==> flow/design.v (excerpt) <==
module path_math
    (input [11:0] location,  
     input [11:0] target,  
     input [4:0] current_orientation,  
     input clock,
     input enable,
     input reset,
     output reg done,
	  output reg [4:0] needed_orientation,  
     output reg [11:0] move_command);  
	parameter DEG360 = 5'h18;
	parameter DEG180 = 5'h0C;
	reg [3:0] state;
	parameter IDLE 			 			= 4'h0;
	parameter NEEDED_ORIENTATION_1	= 4'h1;
	parameter ONE_CYCLE_DELAY_1		= 4'h2;
	parameter NEEDED_ORIENTATION_2	= 4'h3;
	parameter ONE_CYCLE_DELAY_2		= 4'h4;
	parameter PTC_AND_ANGLE 			= 4'h5;
	parameter DELTAS						= 4'h6;
	parameter ABS_DELTA_QUAD 			= 4'h7;
   parameter ORIENT_BASE_ANGLE		= 4'h8;
	parameter ABS_DY_DIV_SIN			= 4'h9;
	parameter REPORT			 			= 4'hF;
	reg orientation_helper_enable;
   wire [4:0] orientation_t;
	wire orientation_done;
   orientation_math om (.r_theta_original(location),.r_theta_final(target),.orientation(orientation_t),
                        .enable(orientation_helper_enable),.done(orientation_done),.reset(reset),.clock(clock));
   reg [4:0] angle;
	reg signed [8:0] x_location;
	reg signed [8:0] y_location;
	reg signed [8:0] x_target;
	reg signed [8:0] y_target;
	wire signed [8:0] x_location_t;
	wire signed [8:0] y_location_t;
	wire signed [8:0] x_target_t;
	wire signed [8:0] y_target_t;
	polar_to_cartesian ptc_original (.r_theta(location),.x_value(x_location_t),.y_value(y_location_t));
	polar_to_cartesian ptc_final (.r_theta(target),.x_value(x_target_t),.y_value(y_target_t));
	reg signed [8:0] delta_y;
	reg signed [8:0] delta_x;
	wire [7:0] abs_delta_x_t;
	wire [7:0] abs_delta_y_t;
	reg [7:0] abs_delta_x;
	reg [7:0] abs_delta_y;
	reg [1:0] quadrant;
	wire [1:0] quadrant_t;
	abs_val_8 absx (.v(delta_x),.absv(abs_delta_x_t));
	abs_val_8 absy (.v(delta_y),.absv(abs_delta_y_t));
	quadrant q1 (.x(delta_x),.y(delta_y),.q(quadrant_t));
	reg [2:0] base_angle;
	reg [6:0] distance;
   wire [7:0] distance_t;
	calc_r_y_theta calcr (.y(abs_delta_y),.x(abs_delta_x),.theta(base_angle),.r(distance_t));
	always @(posedge clock) begin
      if (reset) begin
         state <= IDLE;
         done <= 0;
			angle <= 0;
  ...
Size: about 5,600 cells after synthesis, ~290 flip-flops, about 50 I/O pins.
clock: 12.0 ns
lec_check: 0
abc_area: 1
cap_margin: 20
core_margin: 9
core_utilization: 63
cts_cluster_size: 16
gpl_timing_driven: 0
hold_slack_margin: 0.06
slew_margin: 20
run.sh (not shown) runs the stock make flow with config.mk's settings and CLKGATE_MAP_FILE=.
The first run finished clean.
Rerun with:
Settings changed: ABC_AREA 1 to unset, CORE_MARGIN 9 to 2, CORE_UTILIZATION 63 to 11, CTS_CLUSTER_SIZE 16 to unset, GPL_TIMING_DRIVEN 0 to unset, HOLD_SLACK_MARGIN 0.06 to unset.
Clock period 12.0 ns to 12.8 ns, I/O delays scaled along.
Effect: Worst setup slack gets better by 760 ps. Sequential share of layout area is lower by 0.81 points. Routed wire length is lower by 1.9%. Utilization is lower by 54 points. Area after synthesis is lower by 6.4%. Non-clock buffer count is lower by 14. Final cell count is higher by 41%.
Rerun with:
Settings changed: CORE_UTILIZATION 11 to 72, CTS_CLUSTER_SIZE set to 32.
Clock period 12.8 ns to 7.75 ns, I/O delays scaled along.
Result:
- Now the flow ran to the end with violations: setup timing
- synthesized cell count is unchanged
- final cell count shrinks by 40%

---

Starting RTL as in the previous note.
clock: 8.71 ns
lec_check: 0
cap_margin: 20
core_margin: 2
core_utilization: 61
cts_cluster_size: 47
setup_slack_margin: -0.86
slew_margin: 20
The first run completed and failed the layout checks on negative setup slack.
Next try:
- CORE_UTILIZATION: 61 -> 72
- CTS_CLUSTER_SIZE: 47 -> not set
- MAX_ROUTING_LAYER: not set -> met4
- PLACE_DENSITY_LB_ADDON: not set -> 0.02
- SETUP_SLACK_MARGIN: -0.86 -> 2.74
- clock period: 8.71 -> 9.6 ns (I/O delays scaled with it)
Outcome:
- The changed run completed, yet does not pass: max-capacitance violations, max-slew violations, negative setup slack
- count of clock-buffer cells in the layout decreases by 6
- via count increases by 13%
- global-route usage increases by 12 points
- first-iteration DRC count increases by 100%
- setup slack gains 0.078 ns
- worst hold slack loses 0.0042 ns
Next try:
- CORE_UTILIZATION: 72 -> 66
- MAX_ROUTING_LAYER: met4 -> not set
- PLACE_DENSITY_LB_ADDON: 0.02 -> not set
- SETUP_SLACK_MARGIN: 2.74 -> not set
- clock period: 9.6 -> 8.88 ns (I/O delays scaled with it)
The changed run finished with negative setup slack left.
Cell area fell by a few percent.
Via count fell by roughly a tenth.
Wire length falls by about a fifth.
Utilization fell by 9.3 points.
Next try:
- ABC_AREA: not set -> 1
- CORE_UTILIZATION: 66 -> 65
- clock period: 8.88 -> 8.41 ns (I/O delays scaled with it)
This time the run finished with timing, DRC and antenna clean.
Routed wire length is higher by 19%.
Hold slack loses 0.013 ns.
Flip-flop count is unchanged.
Design area rose by 9.0%.
Next try:
- ABC_AREA: 1 -> not set
- CORE_UTILIZATION: 65 -> 40
- clock period: 8.41 -> 12.0 ns (I/O delays scaled with it)
After rerunning:
- The changed run completed with no timing, DRC or antenna violations
- hold slack gains 0.012 ns
- utilization fell by 34 points
- routed wire length fell by 16%
- setup slack gains 0.97 ns
- design area fell by 14%
- clock skew rose by 0.0034 ns
- cell count fell by 17%
- area after synthesis fell by 6.4%

---

path_math again, from the RTL that the note above started with.
Settings: LEC_CHECK=0, ABC_AREA=1, CAP_MARGIN=20, CELL_PAD_IN_SITES_DETAIL_PLACEMENT=2, CELL_PAD_IN_SITES_GLOBAL_PLACEMENT=3, CORE_ASPECT_RATIO=0.64, CORE_MARGIN=10, CORE_UTILIZATION=46, CTS_CLUSTER_DIAMETER=117, CTS_CLUSTER_SIZE=16, GPL_TIMING_DRIVEN=0, HOLD_SLACK_MARGIN=0.06, MAX_ROUTING_LAYER=met4, SETUP_SLACK_MARGIN=3.22, SLEW_MARGIN=20, TNS_END_PERCENT=30; clock period 12.0 ns.
The first run stopped in 3_3_place_gp, error GPL-0301.
==> next run, changes <==
- ABC_AREA: 1 -> default
- CELL_PAD_IN_SITES_DETAIL_PLACEMENT: 2 -> default
- CELL_PAD_IN_SITES_GLOBAL_PLACEMENT: 3 -> default
- CORE_ASPECT_RATIO: 0.64 -> default
- CORE_MARGIN: 10 -> 2
- CORE_UTILIZATION: 46 -> 40
- CTS_CLUSTER_DIAMETER: 117 -> default
- CTS_CLUSTER_SIZE: 16 -> default
- GPL_TIMING_DRIVEN: 0 -> default
- HOLD_SLACK_MARGIN: 0.06 -> default
- MAX_ROUTING_LAYER: met4 -> default
- SETUP_SLACK_MARGIN: 3.22 -> default
- TNS_END_PERCENT: 30 -> default
- clock period: 12.0 -> 11.0 ns (I/O delays scaled with it)
This time the run produced a clean layout.
Synthesized area went down by 6.4%.
Die size went down by 3.0%.
Synthesized cell count went down by 22%.
==> next run, changes <==
- CAP_MARGIN: 20 -> 15
- CORE_UTILIZATION: 40 -> 71
- clock period: 11.0 -> 7.68 ns (I/O delays scaled with it)
=> This time the run completed, yet does not pass: negative setup slack. Utilization climbs by 43 points. Non-clock buffer count climbs by 424. Die area drops by 43%. Worst setup slack gets worse by 1.8 ns. Clock skew hardly moves. Global-route usage climbs by 20 points. Synthesized area is unchanged. Final cell count drops by 3.3%.
==> next run, changes <==
- CAP_MARGIN: 15 -> 20
- CORE_UTILIZATION: 71 -> 44
- clock period: 7.68 -> 11.0 ns (I/O delays scaled with it)
After rerunning: With this change the flow finished clean; synthesized area is unchanged; utilization is lower by 38 points; worst setup slack improved by 1.8 ns; non-clock buffer count is lower by 421; final area is lower by a little under a tenth; synthesized cell count stays the same; count of clock-buffer cells in the layout is higher by 5; clock skew stays flat; via count is lower by about a fifth.

---

== v47 ==
path_math again, from the RTL that the note above started with.
Design path_math, start of the top module:
module path_math
    (input [11:0] location,  
     input [11:0] target,  
     input [4:0] current_orientation,  
     input clock,
     input enable,
     input reset,
     output reg done,
	  output reg [4:0] needed_orientation,  
     output reg [11:0] move_command);
make LEC_CHECK=0 ABC_AREA=1 CAP_MARGIN=20 CELL_PAD_IN_SITES_DETAIL_PLACEMENT=0 CORE_ASPECT_RATIO=1.07 CORE_MARGIN=2 CORE_UTILIZATION=16 CTS_CLUSTER_DIAMETER=328 GPL_ROUTABILITY_DRIVEN=0 GPL_TIMING_DRIVEN=1 MAX_ROUTING_LAYER=met4 PLACE_DENSITY_LB_ADDON=0.27 SETUP_SLACK_MARGIN=-0.87 SLEW_MARGIN=35 TNS_END_PERCENT=15 finish   # period 10.1 ns
Setup changes, v47 to v46
- MAX_ROUTING_LAYER: met4 -> unset
- CORE_UTILIZATION: 16 -> 58
- ABC_AREA: 1 -> unset
- SETUP_SLACK_MARGIN: -0.87 -> 2.18
- GPL_TIMING_DRIVEN: 1 -> unset
- GPL_ROUTABILITY_DRIVEN: 0 -> unset
- PLACE_DENSITY_LB_ADDON: 0.27 -> unset
- CORE_ASPECT_RATIO: 1.07 -> unset
- SLEW_MARGIN: 35 -> 20
- CELL_PAD_IN_SITES_DETAIL_PLACEMENT: 0 -> unset
- TNS_END_PERCENT: 15 -> unset
- CTS_CLUSTER_DIAMETER: 328 -> unset
- the clock period (ns, I/O delays scaled along): 10.1 -> 8.71
Notes after the runs:
Across v47 and v46, a clean result was obtained everywhere but in v46. To summarise v46: no stage aborted, but the layout did not pass its checks, failing on negative setup slack. Number of fill cells in the layout was higher in the run labelled v47. The normalized max-slew margin in v46 was lower than what v47 gave. Slew of the pin with the lowest slew margin: v46 > v47. Accumulated negative setup slack (higher): v47. What v46 reported for post-detailed-routing wire length has to be multiplied by 1.3 to get the figure for v47. In the metrics for v46 and v47, the one carrying the lower post-synthesis to final-layout area growth is v47. Core box area was higher in v47 than in v46. Looking at slowest cell on the critical path, the sky130_fd_sc_hd__fa_1 result is from v47; the sky130_fd_sc_hd__fa_2 one comes from v46.
The inputs of v51 differ from those of v46 as listed below.
- swapping 58 for 72 in CORE_UTILIZATION
- putting ABC_AREA at 1 where nothing was set
- swapping 2.18 for -0.81 in SETUP_SLACK_MARGIN
- putting CTS_CLUSTER_SIZE at 15 where nothing was set
- swapping 8.71 for 8.22 in the clock period (ns, I/O delays scaled along)
--- outcome ---
v51 had finished all stages when the layout checks came back failing, citing negative setup slack. Compare v51 and v46 | number of buffer and inverter stages on the critical path lower: v46. Count of cell types in the netlist, v51 and v46: smaller value in v51. Area added between synthesis and finish delta for v51 relative to v46: 6.4 points lower. Area of the multi-input gates of v51 falls short of that of v46 by a few percent.
diff inputs: v51 => v2
- PLACE_DENSITY_LB_ADDON newly set to 0.16
- SETUP_SLACK_MARGIN changed from -0.81 to 1.89
- the clock period (ns, I/O delays scaled along) changed from 8.22 to 11.8
### Flow results
Global-route met2 utilization: v2 lower than v51
Against v51 as the reference, v2 delivers a lower placed instance count.
v2: all stages complete, timing, DRC and antenna checks passed
The logic share of the area in v2 sits 4.5 points above the value recorded for v51.
v2 vs v51, global-route met3 utilization went down by 3.2 points.
v51 was routed with more vias than v2.
v2 against v51: antenna diode count went down by 3; post-synthesis instance area has remained practically unchanged; post-layout utilization of the core went down 5.6 points; number of endpoints failing setup at the final stage fell by 20.
Diff v2..v51 | die outline area | unchanged
What v2 reported for total of clock buffers placed in the layout has to be multiplied by 0.872 to get the figure for v51.
